==> 09-15 <==
==> flow/design.v <==
module day07p1_top ( 
    input logic clk_i,
    input logic rst_ni,
    input logic valid_i,
    input logic field_i,
    input logic eol_i,
    output logic [15:0] result_o,
    output logic ready_o
);
typedef enum logic [2:0] { 
    Start,
    InitialTachyon,
    ProcessTachyon,
    IdleSplitter,
    ProcessSplitter
} state_t;
state_t state_q, state_d;
logic eol_q, eol_d;
logic field_q, field_d;
logic [15:0] beam_splits_q, beam_splits_d;
logic [7:0] board_width_q, board_width_d;
logic [7:0] index_q, index_d;
logic [149:0] current_state_q, current_state_d;
logic [149:0] next_state_q, next_state_d;
always_comb begin
    state_d = state_q;
    eol_d = eol_q;
    field_d = field_q;
    beam_splits_d = beam_splits_q;
    board_width_d = board_width_q;
    index_d = index_q;
    current_state_d = current_state_q;
    next_state_d = next_state_q;
    case(state_q)
        Start: begin
            state_d = InitialTachyon;
        end
        InitialTachyon, IdleSplitter: begin
            if (valid_i == 1'b1) begin
                state_d = (state_q == InitialTachyon ? ProcessTachyon : ProcessSplitter);
                field_d = eol_i == 1'b0 ? field_i : 1'b0;
                eol_d = eol_i;
            end
        end
        ProcessTachyon: begin
            if(field_q == 1'b1) begin
                current_state_d = current_state_q + (150'b1 << board_width_q);
            end
            if(eol_q == 1'b1) begin
                state_d = IdleSplitter;
            end else begin
                state_d = InitialTachyon;
                board_width_d = board_width_q + 1;
            end
        end
        ProcessSplitter: begin
            if (eol_q == 1'b1) begin
                index_d = 8'b0;
                current_state_d = next_state_q;
                next_state_d = 150'b0;
            end else begin
                if((((current_state_q & (150'b1 << index_q) ) >> index_q ) & ({149'b0, field_q})) == 150'b1) begin
                    if(index_q == 8'b0) begin
                        next_state_d = next_state_q | 150'b10;
                    end else if(index_q == (board_width_q - 1)) begin
                        next_state_d = next_state_q | 150'b10;
                    end else begin
                        next_state_d = next_state_q | (150'b101 << (index_q - 1));
                    end
                    beam_splits_d = beam_splits_q + 1;
                end else if(((current_state_q & (150'b1 << index_q)) >> index_q) == 150'b1) begin
                    next_state_d = next_state_q | (150'b1 << index_q);
                end
                index_d = index_q + 8'b1;
            end
            state_d = IdleSplitter;
        end
        default: begin
            state_d = Start;
            field_d = 1'b0;
            eol_d = 1'b0;
            beam_splits_d = 16'b0;
            board_width_d = 8'b0;
            index_d = 8'b0;
            current_state_d = 150'b0;
            next_state_d = 150'b0;
        end
    endcase
end
always_ff @( posedge clk_i, negedge rst_ni ) begin
    if(rst_ni == 1'b0) begin
        state_q <= Start;
        field_q <= 1'b0;
        eol_q <= 1'b0;
        beam_splits_q <= 16'b0;
        board_width_q <= 8'b0;
        index_q <= 8'b0;
        current_state_q <= 150'b0;
        next_state_q <= 150'b0;
    end else begin
        state_q <= state_d;
        field_q <= field_d;
        eol_q <= eol_d;
        beam_splits_q <= beam_splits_d;
        board_width_q <= board_width_d;
        index_q <= index_d;
        current_state_q <= current_state_d;
        next_state_q <= next_state_d;
    end
end
assign result_o = beam_splits_q;
assign ready_o = (state_q == InitialTachyon || state_q == IdleSplitter);
endmodule
==> flow/run.sh <==
#!/bin/bash
# the make line also repeats each setting of config.mk as NAME=value (left out here)
make -C /OpenROAD-flow-scripts/flow DESIGN_CONFIG=/design/flow/config.mk WORK_HOME=/design/flow/orfs CLKGATE_MAP_FILE= finish
==> flow/config.mk <==
export PLATFORM = sky130hd
export DESIGN_NAME = day07p1_top
export DESIGN_NICKNAME = day07p1_top
export VERILOG_FILES = /design/flow/design.v
export SDC_FILE = /design/flow/constraint.sdc
export NUM_CORES = 4
export LEC_CHECK = 0
export CAP_MARGIN = 20
export CORE_MARGIN = 2
export CORE_UTILIZATION = 40
export CTS_CLUSTER_DIAMETER = 52
export CTS_CLUSTER_SIZE = 17
export SLEW_MARGIN = 20
export TNS_END_PERCENT = 40
==> flow/constraint.sdc <==
create_clock -name core_clock -period 6.0 [get_ports {clk_i}]
set_input_delay 1.2000 -clock core_clock [delete_from_list [all_inputs] [get_ports {clk_i}]]
set_output_delay 1.2000 -clock core_clock [all_outputs]
set_load 0.01 [all_outputs]
==> inputs of 07-24, as changes to 09-15 <==
- CORE_UTILIZATION: 40 -> 62
- CTS_CLUSTER_DIAMETER: 52 -> 375
- CTS_CLUSTER_SIZE: 17 -> 98
- TNS_END_PERCENT: 40 -> unset
==> flow/constraint.sdc (replaced) <==
create_clock -name core_clock -period 3.1 [get_ports {clk_i}]
set_input_delay 0.6200 -clock core_clock [delete_from_list [all_inputs] [get_ports {clk_i}]]
set_output_delay 0.6200 -clock core_clock [all_outputs]
set_load 0.01 [all_outputs]
==> results_slide.txt <==
Flow Results at a Glance

Floorplanning
  • Count of inserted tapcells: between 1000 and 1500
  • Die outline width: 289.2 um

Min path
  • Kind of path behind the tightest hold check: in -> async

Pwr
  • Leading power group: combinational cells

Worst setup path
  • Kind of cell adding the most delay to the critical path: AND-OR/OR-AND gates
  • Required arrival time at the worst endpoint: ~6.5 ns

Final layout
  • Area of all placed cells without fillers: 0.03778 mm2
  • Tally of non-filler cells in the final layout: roughly 5600
  • Growth of design area from synthesis to finish: 16.13%

Clock network
  • H-Tree Level Count: 3
  • TritonCTS clock tree: done

Status
  • Status: no timing/DRC/antenna violations
[end of results for 09-15]
==> results_slide.txt <==
Implementation Results

Floorplanning
  • Init Core Util: a little over three fifths
  • Area of the core: 0.05161 mm2
  • # rows: slightly above 80
  • Chip area: roughly 0.054 mm2
  • Die outline width: 233.1 um
  • Vertical die size: 233.1 um

Placement
  • Buffers on Ports: 21
  • Setup Slack @ Placement: -2.032 ns
  • RePlAce Congestion: ~1.4
  • Cell area after placement: roughly 0.046 mm2

Synthesis
  • Synth logic family: AND-OR/OR-AND gates
  • Yosys warnings: 1
  • Aoi share: 31.12%
  • Top_reg_cell synth: dfrtp_1
  • Async S/R FF share, synth: about 100%
  • Most repeated cell in the gate-level netlist after synthesis: nor2_1
  • Area share of the leading cell type in the synthesized netlist: between 20% and 30%
  • Most frequent cells after synthesis: nor2_1 (668), a21oi_1 (472), nand2_1 (390), o21ai_0 (385), dfrtp_1 (338)

Status
  • First error in the log: [ERROR DPL-0033] detailed placement checks failed during check placement.
  • Terminating stage of the flow: clock tree synthesis
  • Status: aborted with a tool error
[end of results for 07-24]
No activity file was given, so power comes from the tool's default toggle rates.
